==> branch delta <==
==> flow/design.v <==
`timescale 1ns / 1ps
module division_float_32(clock, start, operand1, operand2, result, finish, illegal);
	input clock;  
	input start;  
	input [31:0] operand1, operand2;  
	output reg [31:0] result;  
	output reg finish;  
	output illegal;  
	reg [7:0] exponent;
	reg [23:0] significand1, significand2;
	reg [95:0] temp_operand1, temp_operand2;  
	reg [95:0] sub_result;
	reg [5:0] step;  
	always @(posedge clock) begin  
		if(start) begin
			significand1 = {1'b1, operand1[22:0]};
			significand2 = {1'b1, operand2[22:0]};
			temp_operand1 = {significand1, 24'b0};  
			temp_operand2 = {significand2, 48'b0};  
			finish = 0;
			step = 0;
		end
		if(step == 48) begin  
			sub_result = temp_operand1;  
			exponent = 127 + operand1[30:23] - operand2[30:23];
			if(sub_result[72:48] * 2 > significand2) begin
				sub_result = sub_result + 1;
			end
			if(sub_result[24]) begin
				result[22:0] = sub_result[23:1];
			end else begin
				exponent = exponent - 1;
				result[22:0] = sub_result[22:0];
			end
			if((127 + operand1[30:23]) < operand2[30:23]) begin
				exponent = 0;
			end
			result[31] = operand1[31] ^ operand2[31];
			result[30:23] = exponent;
			if(operand1 == 0) result = 0;
			finish = 1;
		end else begin  
			temp_operand1 = temp_operand1 << 1;  
			if (temp_operand1 >= temp_operand2) temp_operand1 = temp_operand1 - temp_operand2 + 1;
			step = step + 1;  
		end
	end
	assign illegal = (operand2 == 0) ? 1 : 0;  
endmodule
==> flow/run.sh <==
#!/bin/bash
# the make line also repeats each setting of config.mk as NAME=value (left out here)
make -C /OpenROAD-flow-scripts/flow DESIGN_CONFIG=/design/flow/config.mk WORK_HOME=/design/flow/orfs CLKGATE_MAP_FILE= finish
==> flow/config.mk <==
export PLATFORM = sky130hd
export DESIGN_NAME = division_float_32
export DESIGN_NICKNAME = division_float_32
export VERILOG_FILES = /design/flow/design.v
export SDC_FILE = /design/flow/constraint.sdc
export NUM_CORES = 4
export LEC_CHECK = 0
export ABC_AREA = 0
export CAP_MARGIN = 20
export CELL_PAD_IN_SITES_DETAIL_PLACEMENT = 0
export CORE_ASPECT_RATIO = 0.89
export CORE_MARGIN = 2
export CORE_UTILIZATION = 70
export CTS_CLUSTER_SIZE = 36
export MAX_ROUTING_LAYER = met5
export SLEW_MARGIN = 20
export TNS_END_PERCENT = 50
==> flow/constraint.sdc <==
create_clock -name core_clock -period 4.01 [get_ports {clock}]
set_input_delay 0.8020 -clock core_clock [delete_from_list [all_inputs] [get_ports {clock}]]
set_output_delay 0.8020 -clock core_clock [all_outputs]
set_load 0.01 [all_outputs]
==> branch quartz: changes against branch delta <==
Settings changed: CORE_UTILIZATION 70 to 72, CTS_CLUSTER_SIZE 36 to 52, PLACE_DENSITY set to 0.65.
==> flow/constraint.sdc (replaced) <==
create_clock -name core_clock -period 6.83 [get_ports {clock}]
set_input_delay 1.3660 -clock core_clock [delete_from_list [all_inputs] [get_ports {clock}]]
set_output_delay 1.3660 -clock core_clock [all_outputs]
set_load 0.01 [all_outputs]
==> branch pepper: changes against branch delta <==
Settings changed: ABC_AREA 0 to not set, CAP_MARGIN 20 to 0, CELL_PAD_IN_SITES_DETAIL_PLACEMENT 0 to 1, CORE_ASPECT_RATIO 0.89 to 1.13, CORE_UTILIZATION 70 to 40, CTS_CLUSTER_DIAMETER set to 200, CTS_CLUSTER_SIZE 36 to not set, GPL_TIMING_DRIVEN set to 0, HOLD_SLACK_MARGIN set to 0.28, MAX_ROUTING_LAYER met5 to met4, MIN_ROUTING_LAYER set to met2, TNS_END_PERCENT 50 to 55.
==> flow/constraint.sdc (replaced) <==
create_clock -name core_clock -period 3.57 [get_ports {clock}]
set_input_delay 0.7140 -clock core_clock [delete_from_list [all_inputs] [get_ports {clock}]]
set_output_delay 0.7140 -clock core_clock [all_outputs]
set_load 0.01 [all_outputs]
==> comparison table <==
| item | branch delta | branch pepper | branch quartz |
|---|---|---|---|
| Result of the run | aborted with a tool error | failed layout checks | no timing/DRC/antenna violations |
| Last stage reached | clock tree synthesis | - | - |
| Layout check failures | - | setup timing | - |
| Seq pwr share | - | 14.3% | 20.5% |
| Total number of warnings across the stage logs | - | 65 | 68 |
| Wire length per cell after detailed routing | - | 27.7 µm | 20.0 µm |
| Worst-case setup margin in the final layout | - | -1.08 ns | 0.900 ns |
| Non-Filler Cell Area, Final | - | 29,100 µm² | 23,000 µm² |
| Worst EP arrival | - | 5.07 ns | 6.38 ns |
| Kind of critical path | - | input port to register | input port to register |
| Via count | - | 30,500 | 20,100 |
| Instance area after placement | 27,600 µm² | 23,200 µm² | 22,000 µm² |
| Largest net degree at the start of global routing | - | 34 | 138 |
| Die Outline Area | 31,100 µm² | 53,800 µm² | 30,200 µm² |
| Comb pwr | - | 21.2 mW | 6.73 mW |
| Final weighted congestion in routability-driven placement | 1.05 | 1.03 | 0.977 |
| Reported max-cap violation count | - | 0 | 0 |
| Comb_multi_in | - | 2,041 | 2,041 |
| Highest layer used for signal routing | - | met4 | met4 |
| Flop+latch power | - | 4.14 mW | 2.15 mW |
| Lkg Pwr | - | 12.9 nW | 10.5 nW |
| Signal inverters | - | 264 | 264 |
| Count of H-tree levels built during CTS | - | 2 | 1 |
| Largest cell class by area | - | multi-input combinational cells | multi-input combinational cells |
| Total Power Consumption | - | 29.1 mW | 10.5 mW |
| Max VDD drop | - | 0.000562 V | 0.000383 V |
| Via count of the first global-routing pass | - | 33,300 | 19,200 |
| Capturing instance or port of the critical path | - | temp_operand1[74] | temp_operand1[89] |

==> job 4096 <==
Starts from the design.v that is shown in full above.
clock: 4.77 ns
lec_check: 0
abc_area: 1
cap_margin: 0
core_margin: 2
core_utilization: 72
cts_cluster_diameter: 400
cts_cluster_size: 10
place_density_lb_addon: 0.09
slew_margin: 20
run.sh (not shown) runs the stock make flow with config.mk's settings and CLKGATE_MAP_FILE=.
==> inputs of job 7448, as changes to job 4096 <==
Settings changed: ABC_AREA 1 to default, CAP_MARGIN 0 to 20, CORE_UTILIZATION 72 to 40, CTS_CLUSTER_DIAMETER 400 to default, CTS_CLUSTER_SIZE 10 to default, PLACE_DENSITY_LB_ADDON 0.09 to default.
==> flow/constraint.sdc (replaced) <==
create_clock -name core_clock -period 5.05 [get_ports {clock}]
set_input_delay 1.0100 -clock core_clock [delete_from_list [all_inputs] [get_ports {clock}]]
set_output_delay 1.0100 -clock core_clock [all_outputs]
set_load 0.01 [all_outputs]
==> comparison table <==
Per-cell via count in the routed design: job 4096 5.837; job 7448 5.387
Share of power burned in registers: job 4096 0.177; job 7448 0.191
Share of the synthesized area in the top cell type: job 4096 0.2375; job 7448 0.2140
Switching fraction of total power: job 4096 0.5493; job 7448 0.4543
Placer congestion estimate: job 4096 1.141; job 7448 0.9443
Combinational cell area excluding buffers and inverters: job 4096 15470 µm²; job 7448 13940 µm²
Met3 track demand over resource in global routing: job 4096 0.1062; job 7448 0.02750
Number of library cell types mapped by synthesis: job 4096 37; job 7448 102
Dominant cell type by area after synthesis: job 4096 nand2_1; job 7448 dfxtp_1
Well Taps: job 4096 448; job 7448 680
Largest stage delay on the critical path: job 4096 0.63 ns; job 7448 0.57 ns
# clk buffers: job 4096 34; job 7448 44
Via total after detailed routing: job 4096 28050; job 7448 19370
Vias in the first global route: job 4096 27430; job 7448 19050
Synthesized-area fraction occupied by adder cells: job 4096 0.1398; job 7448 0.1659
Dpl hpwl: job 4096 66670 µm; job 7448 50800 µm
Slew at the pin closest to its max-slew limit: job 4096 0.6982 ns; job 7448 0.8514 ns
Clock skew after layout: job 4096 0.01692 ns; job 7448 0.02101 ns
R2R setup slack: job 4096 1.11 ns; job 7448 0.95 ns
Number of buffer and inverter stages on the critical path: job 4096 5; job 7448 2
Clock network fraction of total power: job 4096 0.121; job 7448 0.155
Met2 demand-to-capacity share in global routing: job 4096 0.8145; job 7448 0.3967
Number of logic gates: job 4096 3012; job 7448 2041
Signal arrival time at the worst endpoint: job 4096 4.90 ns; job 7448 5.21 ns
Req. time, crit path: job 4096 5.25 ns; job 7448 5.53 ns
Result of the run: job 4096 no timing/DRC/antenna violations; job 7448 no timing/DRC/antenna violations
Power figures rest on the tool's default switching activity, not on a simulated workload.
